// AHB2CAN_top
module AHB2CAN_top
(
	input logic HCLK, HRESETn, HWRITE, HSEL,
	input logic [31:0] HADDR, HWDATA,
	input logic [1:0] HTRANS,
	input logic [2:0] HBURST, HSIZE,
	output logic [31:0] HRDATA,
	output logic HRESP, HREADYOUT,
	input logic rx_data,
	output logic tx_data
);
reg [31:0] sensor_data;
reg [15:0] address, command_data;
reg slave_wait, renable, wenable;
reg [2:0] data_size, burst_size;
reg sensor_fifo_full, sensor_fifo_empty, sensor_read, sensor_write, command_fifo_full, command_fifo_empty, command_read, command_write;
reg [31:0] command_rdata, sensor_rdata, command_wdata, sensor_wdata;
reg read_fifo, write_fifo;
reg [31:0] CAN_rx_data, CAN_tx_data;
AHB_Slave AHBS (.HCLK(HCLK), 
		.HRESETn(HRESETn), 
		.HWRITE(HWRITE),
		.HSEL(HSEL),
		.HADDR(HADDR),
		.HWDATA(HWDATA),
		.HTRANS(HTRANS),
		.HBURST(HBURST),
		.HSIZE(HSIZE),
		.HRDATA(HRDATA),
		.HRESP(HRESP),
		.HREADYOUT(HREADYOUT),
		.sensor_data(sensor_data),
		.address(address),
		.command_data(command_data),
		.slave_wait(slave_wait),
		.renable(renable),
		.wenable(wenable),
		.data_size(data_size),
		.burst_size(burst_size)
);
Control_Unit CU(.clk(HCLK),
		.n_rst(HRESETn),
		.command_data(command_data),
		.address(address),
		.renable(renable),
		.wenable(wenable),
		.data_size(data_size),
		.burst_size(burst_size),
		.sensor_data(sensor_data),
		.slave_wait(slave_wait),
		.sensor_fifo_full(sensor_fifo_full),
		.sensor_fifo_empty(sensor_fifo_empty),
		.command_fifo_full(command_fifo_full),
		.command_fifo_empty(command_fifo_empty),
		.sensor_read(sensor_read),
		.sensor_write(sensor_write),
		.command_read(command_read),
		.command_write(command_write),
		.command_rdata(command_rdata),
		.command_wdata(command_wdata),
		.sensor_rdata(sensor_rdata),
  ...
For scale: ~6700 cells after synthesis, about 750 flip-flops, ~43000 sq um of cells after synthesis.
export LEC_CHECK = 0
export ABC_AREA = 1
export CAP_MARGIN = 20
export CELL_PAD_IN_SITES_GLOBAL_PLACEMENT = 2
export CORE_MARGIN = 2
export CORE_UTILIZATION = 19
export CTS_CLUSTER_SIZE = 44
export GPL_ROUTABILITY_DRIVEN = 1
export SETUP_SLACK_MARGIN = -0.6
export SLEW_MARGIN = 15
export TNS_END_PERCENT = 75
create_clock -name core_clock -period 7.31 [get_ports {HCLK}]
run.sh (not shown) runs the stock make flow with config.mk's settings and CLKGATE_MAP_FILE=.
==> next run, changes <==
Settings changed: ABC_AREA 1 to default, CELL_PAD_IN_SITES_GLOBAL_PLACEMENT 2 to default, CORE_UTILIZATION 19 to 40, CTS_CLUSTER_SIZE 44 to default, GPL_ROUTABILITY_DRIVEN 1 to default, MIN_ROUTING_LAYER from default to met2, SETUP_SLACK_MARGIN -0.6 to 1.73, SLEW_MARGIN 15 to 20, TNS_END_PERCENT 75 to default.
Clock period 7.31 ns to 10.0 ns, I/O delays scaled along.
With this change the flow completed and failed the layout checks on design-rule violations. Critical path depth fell by 2. Wire length fell by well over a third. Clock skew rose by 0.027 ns. Cell area fell by a quarter to a third.
==> next run, changes <==
Settings changed: CORE_UTILIZATION 40 to 72, MIN_ROUTING_LAYER met2 to default, SETUP_SLACK_MARGIN 1.73 to default.
Clock period 10.0 ns to 8.89 ns, I/O delays scaled along.
=>
- The changed run passed the timing, DRC and antenna checks
- setup slack gets worse by 0.86 ns
- routed wire length goes down by 8.6%
- total power goes up by 8.1%
- via count goes down by 24%
- hold slack hardly moves
==> next run, changes <==
Settings changed: PLACE_DENSITY from default to 0.39.
Clock period 8.89 ns to 4.94 ns, I/O delays scaled along.
Result: The changed run finished clean; combinational power grows by 85%; sequential share of layout area decreases by 0.40 points; synthesized cell count stays the same; clock skew goes up by 0.0073 ns.
==> next run, changes <==
Settings changed: PLACE_DENSITY 0.39 to default, SETUP_SLACK_MARGIN from default to 0.46.
Clock period 4.94 ns to 1.72 ns, I/O delays scaled along.
Outcome: The new run stopped in 5_1_grt. Die area is unchanged. Synthesized cell count is unchanged. Synthesized area is unchanged.

========
== run 2 ==
AHB2CAN_top again, from the RTL that the note above started with.
export LEC_CHECK = 0
export ABC_AREA = 1
export CAP_MARGIN = 20
export CELL_PAD_IN_SITES_DETAIL_PLACEMENT = 2
export CELL_PAD_IN_SITES_GLOBAL_PLACEMENT = 0
export CORE_ASPECT_RATIO = 1.3
export CORE_MARGIN = 3
export CORE_UTILIZATION = 66
export CTS_CLUSTER_SIZE = 71
export HOLD_SLACK_MARGIN = 0.18
export MAX_ROUTING_LAYER = met4
export MIN_ROUTING_LAYER = met2
export PLACE_DENSITY_LB_ADDON = 0.14
export SLEW_MARGIN = 20
create_clock -name core_clock -period 7.18 [get_ports {HCLK}]
Run 2: it failed during detailed placement (3_5_place_dp), and the tool reported DPL-0033.
diff inputs: run 2 => run 3
- CORE_MARGIN: 3 -> 2
- CORE_UTILIZATION: 66 -> 72
- CELL_PAD_IN_SITES_DETAIL_PLACEMENT: 2 -> 0
- CTS_CLUSTER_SIZE: 71 -> 29
- CTS_CLUSTER_DIAMETER: unset -> 97
- ABC_AREA: 1 -> unset
- HOLD_SLACK_MARGIN: 0.18 -> unset
- CORE_ASPECT_RATIO: 1.3 -> unset
- MIN_ROUTING_LAYER: met2 -> unset
- the clock period (ns, I/O delays scaled along): 7.18 -> 16.0
### Flow results
Of run 2 and run 3, just one finished clean: run 3.
Run 2 did not finish; a tool error ended it in detailed placement (3_5_place_dp).
Floorplan net count: run 3 vs run 2 down 3927
Compared run 3 vs run 2, and multiplexer share of the synthesized area is up in run 3.
Chip footprint (higher): run 2
Delta (run 3 minus run 2): synthesized area saw a decrease, core footprint saw a decrease, yosys stat cell total saw a decrease, synthesized cell count saw a decrease, port buffer count saw little to no change.

========
## run A
AHB2CAN_top again, from the RTL that the note above started with.
==> flow/design.v (excerpt) <==
module AHB2CAN_top
(
	input logic HCLK, HRESETn, HWRITE, HSEL,
	input logic [31:0] HADDR, HWDATA,
	input logic [1:0] HTRANS,
	input logic [2:0] HBURST, HSIZE,
	output logic [31:0] HRDATA,
	output logic HRESP, HREADYOUT,
	input logic rx_data,
	output logic tx_data
);
Settings: LEC_CHECK=0, CAP_MARGIN=20, CORE_MARGIN=2, CORE_UTILIZATION=40, SLEW_MARGIN=20; clock period 8.89 ns.
Run A finished end to end and its layout was clean on timing, DRC and antenna.
Here is what was changed in the inputs of run B compared with run A.
- the clock period (ns, I/O delays scaled along): 8.89 -> 5.11
### Flow results
- Where maximum vdd drop is concerned, run A is better than run B.
- In the tables for run A and run B, power reads higher with run B.
- The higher net switching power of run A and run B is in run B.
- Relative to run A, the final-layout non-clock buffer area share of run B is higher by 0.57 points.
- Global-route usage for run B is higher than for run A.
- As far as deepest level of the CTS H-tree goes, run A and run B are indistinguishable; the numbers are identical.
--- input diff run B..run C ---
- PLACE_DENSITY_LB_ADDON: unset -> 0.27
- CORE_UTILIZATION: 40 -> 72
- CTS_CLUSTER_SIZE: unset -> 39
- the clock period (ns, I/O delays scaled along): 5.11 -> 5.46
==> results <==
Run C: no failed stages, no open violations at the end
Power density relative to cell area (run C over run B): decrease, about 7%
[run C] total wire length after detailed routing fell 4.3% relative to run B
Run B → run C: worst path setup slack after routing lower; via count normalized by instance count climbed about 18%; sum of met3 wire segment lengths after detailed routing rose about 25%; slew at the pin closest to its max-slew limit has increased; leakage dissipation down about 1.5%.
Run B has higher initial antenna violation count than run C.
Delay of the slowest cell on the worst path of run B is on par with run C.
Higher post-detailed-placement half-perimeter wirelength goes to run B over run C.
Reported for run B and run C, synthesized cell count turned out identical to the last digit.
Here is what was changed in the inputs of run D compared with run C.
- a change of CORE_UTILIZATION from 72 to 61
- a deleted CTS_CLUSTER_SIZE that had been 39
- a deleted PLACE_DENSITY_LB_ADDON that had been 0.27
- a change of the clock period (ns, I/O delays scaled along) from 5.46 to 4.94
## What came out
- Looking at met3 track demand over resource in global routing, run D sits below run C.
- Routed wire length: run C and run D compared, higher one is run C
- Relative to run C, run D degrades post-route cell area.
- Run C and run D ended up with nearly the same tally of buffers added on design ports.
- Run D has post-detailed-placement cell area above what run C had.
- No stage failed in run D, and the final checks on the layout all came back clean.
- Number of gates given a new drive strength after cts up 5 in run D wrt run C
- When the final numbers for run C and run D were put side by side, the area enclosed by the die boundary turned out to be smaller in run C.

========
AHB2CAN_top again, from the RTL that the note above started with.
export LEC_CHECK = 0
export CAP_MARGIN = 20
export CELL_PAD_IN_SITES_DETAIL_PLACEMENT = 0
export CELL_PAD_IN_SITES_GLOBAL_PLACEMENT = 0
export CORE_MARGIN = 2
export CORE_UTILIZATION = 72
export CTS_CLUSTER_SIZE = 29
export MAX_ROUTING_LAYER = met4
export PLACE_DENSITY_LB_ADDON = 0.28
export SLEW_MARGIN = 20
create_clock -name core_clock -period 5.21 [get_ports {HCLK}]
Then changed:
==> flow/config.mk (replaced) <==
export PLATFORM = sky130hd
export DESIGN_NAME = AHB2CAN_top
export DESIGN_NICKNAME = AHB2CAN_top
export VERILOG_FILES = /design/flow/design.v
export SDC_FILE = /design/flow/constraint.sdc
export NUM_CORES = 4
export LEC_CHECK = 0
export CAP_MARGIN = 20
export CORE_MARGIN = 2
export CORE_UTILIZATION = 10
export SLEW_MARGIN = 20
==> flow/constraint.sdc (replaced) <==
create_clock -name core_clock -period 15.3 [get_ports {HCLK}]
set_input_delay 3.0600 -clock core_clock [delete_from_list [all_inputs] [get_ports {HCLK}]]
set_output_delay 3.0600 -clock core_clock [all_outputs]
set_load 0.01 [all_outputs]
Sequential share of layout area falls by 5.1 points.
Setup slack improves by 2100 ps.
Sequential cell count does not change.
Utilization decreases by 68 points.
Final area rises by 12%.
Die area rises to 7.0 times its value.
Area after synthesis stays the same.
Routed wire length rises by 7.3%.
Then changed:
--- a/flow/config.mk
+++ b/flow/config.mk
@@ -8,4 +8,4 @@
 export CAP_MARGIN = 20
 export CORE_MARGIN = 2
-export CORE_UTILIZATION = 10
+export CORE_UTILIZATION = 66
 export SLEW_MARGIN = 20
==> flow/constraint.sdc (replaced) <==
create_clock -name core_clock -period 3.19 [get_ports {HCLK}]
set_input_delay 0.6380 -clock core_clock [delete_from_list [all_inputs] [get_ports {HCLK}]]
set_output_delay 0.6380 -clock core_clock [all_outputs]
set_load 0.01 [all_outputs]
Outcome: The new run ran to the end with violations: setup timing. Global-route usage increases by 30 points. Sequential cell count does not change. Die area falls by well over a third. Utilization rose by 67 points. Setup slack loses 2600 ps. Count of clock-buffer cells in the layout goes up by 22. Cell area fell by a few percent.

========
Setup of pepper:
AHB2CAN_top again, from the RTL that the note above started with.
clock: 9.76 ns
lec_check: 0
cap_margin: 20
cell_pad_in_sites_detail_placement: 0
cell_pad_in_sites_global_placement: 0
core_margin: 2
core_utilization: 72
cts_cluster_diameter: 97
cts_cluster_size: 29
max_routing_layer: met4
place_density_lb_addon: 0.14
setup_slack_margin: 2.52
slew_margin: 0
pepper completed every stage of the flow, and the final layout passed the timing, DRC and antenna checks.
Relative to pepper, the following input files were edited for willow:
- a change of CELL_PAD_IN_SITES_GLOBAL_PLACEMENT from 0 to 1
- a change of CELL_PAD_IN_SITES_DETAIL_PLACEMENT from 0 to 1
- a change of SLEW_MARGIN from 0 to 20
- a deleted SETUP_SLACK_MARGIN that had been 2.52
- a change of CORE_UTILIZATION from 72 to 50
- a deleted CTS_CLUSTER_DIAMETER that had been 97
- a change of the clock period (ns, I/O delays scaled along) from 9.76 to 9.89
[summary]
For the detailed-route wire length on metal 1, willow came in about 26% higher than pepper did.
willow vs. pepper: core utilization fell by 21 points; overall power after layout has increased; width of the die increased by 20% relative to the old numbers; portion of the layout cell area used by non-clock buffers saw a decrease.
No run among pepper and willow stopped early or left any final violation; all are clean.
The wire length of the first global-routing pass in pepper is 0.855 times that in willow.
Input-level comparison between amber and willow:
- CELL_PAD_IN_SITES_GLOBAL_PLACEMENT: 1 -> unset
- CTS_CLUSTER_SIZE: 29 -> unset
- CELL_PAD_IN_SITES_DETAIL_PLACEMENT: 1 -> unset
- MAX_ROUTING_LAYER: met4 -> unset
- CORE_UTILIZATION: 50 -> 40
- PLACE_DENSITY_LB_ADDON: 0.14 -> unset
- the clock period (ns, I/O delays scaled along): 9.89 -> 10.0
--- outcome ---
Of willow and amber, the run reporting the lower sequential share of layout area was amber.
Remaining max-slew budget at the tightest pin on amber is behind willow.
Post-route clock skew essentially unchanged between amber and willow.
Taking willow as the reference, in amber clock group share of total power saw little to no change, wire length shrank by about 7%, number of standard cells in the layout, taps in and fillers out rose by 208, post-synthesis cell count from yosys ~0 delta.
Comparing willow with amber, the switching power total came out essentially unchanged.
Cell area up 0.87% in amber wrt willow
Compared with willow, power drawn by the sequential cells in amber decreased slightly.
Die: amber bigger than willow
[inputs] raven vs amber
- CELL_PAD_IN_SITES_GLOBAL_PLACEMENT newly set to 1
- SLEW_MARGIN changed from 20 to 25
- CTS_CLUSTER_SIZE newly set to 30
- CORE_UTILIZATION changed from 40 to 48
- MAX_ROUTING_LAYER newly set to met4
- CORE_MARGIN changed from 2 to 9
- HOLD_SLACK_MARGIN newly set to 0.28
- CTS_CLUSTER_DIAMETER newly set to 257
==> results <==
Worst-case register-to-register setup slack: raven better than amber
Sort amber and raven by number of antenna violations at the first check in global routing, ascending, and raven comes first.
Per the comparison of raven with amber, global-route wire length before repair went up by 1.1 mm; clock slew seen by the registers of the worst setup and hold paths went up; post-route non-filler standard cell count went down about 8%.

========
Starting RTL as in the previous note.
make LEC_CHECK=0 ABC_AREA=1 CAP_MARGIN=20 CORE_MARGIN=2 CORE_UTILIZATION=72 CTS_CLUSTER_SIZE=94 HOLD_SLACK_MARGIN=0.29 PLACE_DENSITY_LB_ADDON=0.2 SETUP_SLACK_MARGIN=-0.12 SLEW_MARGIN=20 finish   # period 1.72 ns
The baseline ended with an error in global routing with GRT-0116.
Change:
ABC_AREA = not set   (was 1)
CTS_CLUSTER_SIZE = 93   (was 94)
HOLD_SLACK_MARGIN = -0.07   (was 0.29)
PLACE_DENSITY = 0.35   (was not set)
PLACE_DENSITY_LB_ADDON = not set   (was 0.2)
SETUP_SLACK_MARGIN = 0.46   (was -0.12)
What happened: The changed run aborted during global routing. Synthesized area is lower by 27%. Synthesized cell count is lower by 58%. Die area is lower by 27%.

========
AHB2CAN_top again, from the RTL that the note above started with.
// AHB2CAN_top
module AHB2CAN_top
(
	input logic HCLK, HRESETn, HWRITE, HSEL,
	input logic [31:0] HADDR, HWDATA,
	input logic [1:0] HTRANS,
	input logic [2:0] HBURST, HSIZE,
	output logic [31:0] HRDATA,
	output logic HRESP, HREADYOUT,
	input logic rx_data,
	output logic tx_data
);
Settings: LEC_CHECK=0, ABC_AREA=1, CAP_MARGIN=20, CELL_PAD_IN_SITES_GLOBAL_PLACEMENT=3, CORE_MARGIN=9, CORE_UTILIZATION=40, CTS_CLUSTER_SIZE=31, GPL_TIMING_DRIVEN=0, MIN_ROUTING_LAYER=met1, SLEW_MARGIN=5, TNS_END_PERCENT=50; clock period 10.0 ns.
The first run did not get past global placement without I/O (3_1_place_gp_skip_io) (GPL-0301).
Change:
ABC_AREA = 0   (was 1)
CELL_PAD_IN_SITES_GLOBAL_PLACEMENT = 1   (was 3)
CORE_UTILIZATION = 31   (was 40)
CTS_CLUSTER_DIAMETER = 257   (was default)
CTS_CLUSTER_SIZE = 27   (was 31)
GPL_TIMING_DRIVEN = default   (was 0)
HOLD_SLACK_MARGIN = 0.28   (was default)
MAX_ROUTING_LAYER = met5   (was default)
MIN_ROUTING_LAYER = default   (was met1)
SLEW_MARGIN = 25   (was 5)
TNS_END_PERCENT = default   (was 50)
Result: The new run finished clean. Synthesized area shrinks by 27%. Die size drops by 5.4%. Synthesized cell count came out lower by 58%.
Change:
ABC_AREA = default   (was 0)
CELL_PAD_IN_SITES_GLOBAL_PLACEMENT = default   (was 1)
CORE_MARGIN = 2   (was 9)
CORE_UTILIZATION = 61   (was 31)
CTS_CLUSTER_DIAMETER = default   (was 257)
CTS_CLUSTER_SIZE = default   (was 27)
HOLD_SLACK_MARGIN = default   (was 0.28)
MAX_ROUTING_LAYER = default   (was met5)
SLEW_MARGIN = 20   (was 25)
clock period = 4.95 ns   (was 10.0 ns; I/O delays follow)
- sequential power rose by 100%
- wire length fell by 5.3%
- count of clock-buffer cells in the layout rose by 68
Change:
CAP_MARGIN = 5   (was 20)
CORE_UTILIZATION = 72   (was 61)
CTS_CLUSTER_SIZE = 86   (was default)
PLACE_DENSITY = 0.66   (was default)
SETUP_SLACK_MARGIN = 1.25   (was default)
Worst setup slack degrades by 15 ps.
Clock-buffer cell count shrinks by 10.
Cell count grows slightly.
Cell area rises by a few percent.
Change:
CAP_MARGIN = 20   (was 5)
CTS_CLUSTER_DIAMETER = 372   (was default)
CTS_CLUSTER_SIZE = default   (was 86)
SETUP_SLACK_MARGIN = 0.72   (was 1.25)
TNS_END_PERCENT = 5   (was default)
Cell count falls by 2.7%.
Non-clock buffer count falls by 93.
Total power falls by 3.5%.
Sequential cell count does not change.
Setup slack improves by 21 ps.
Clock skew falls by 14 ps.
Synthesized cell count stays the same.
No activity file was given, so power comes from the tool's default toggle rates.
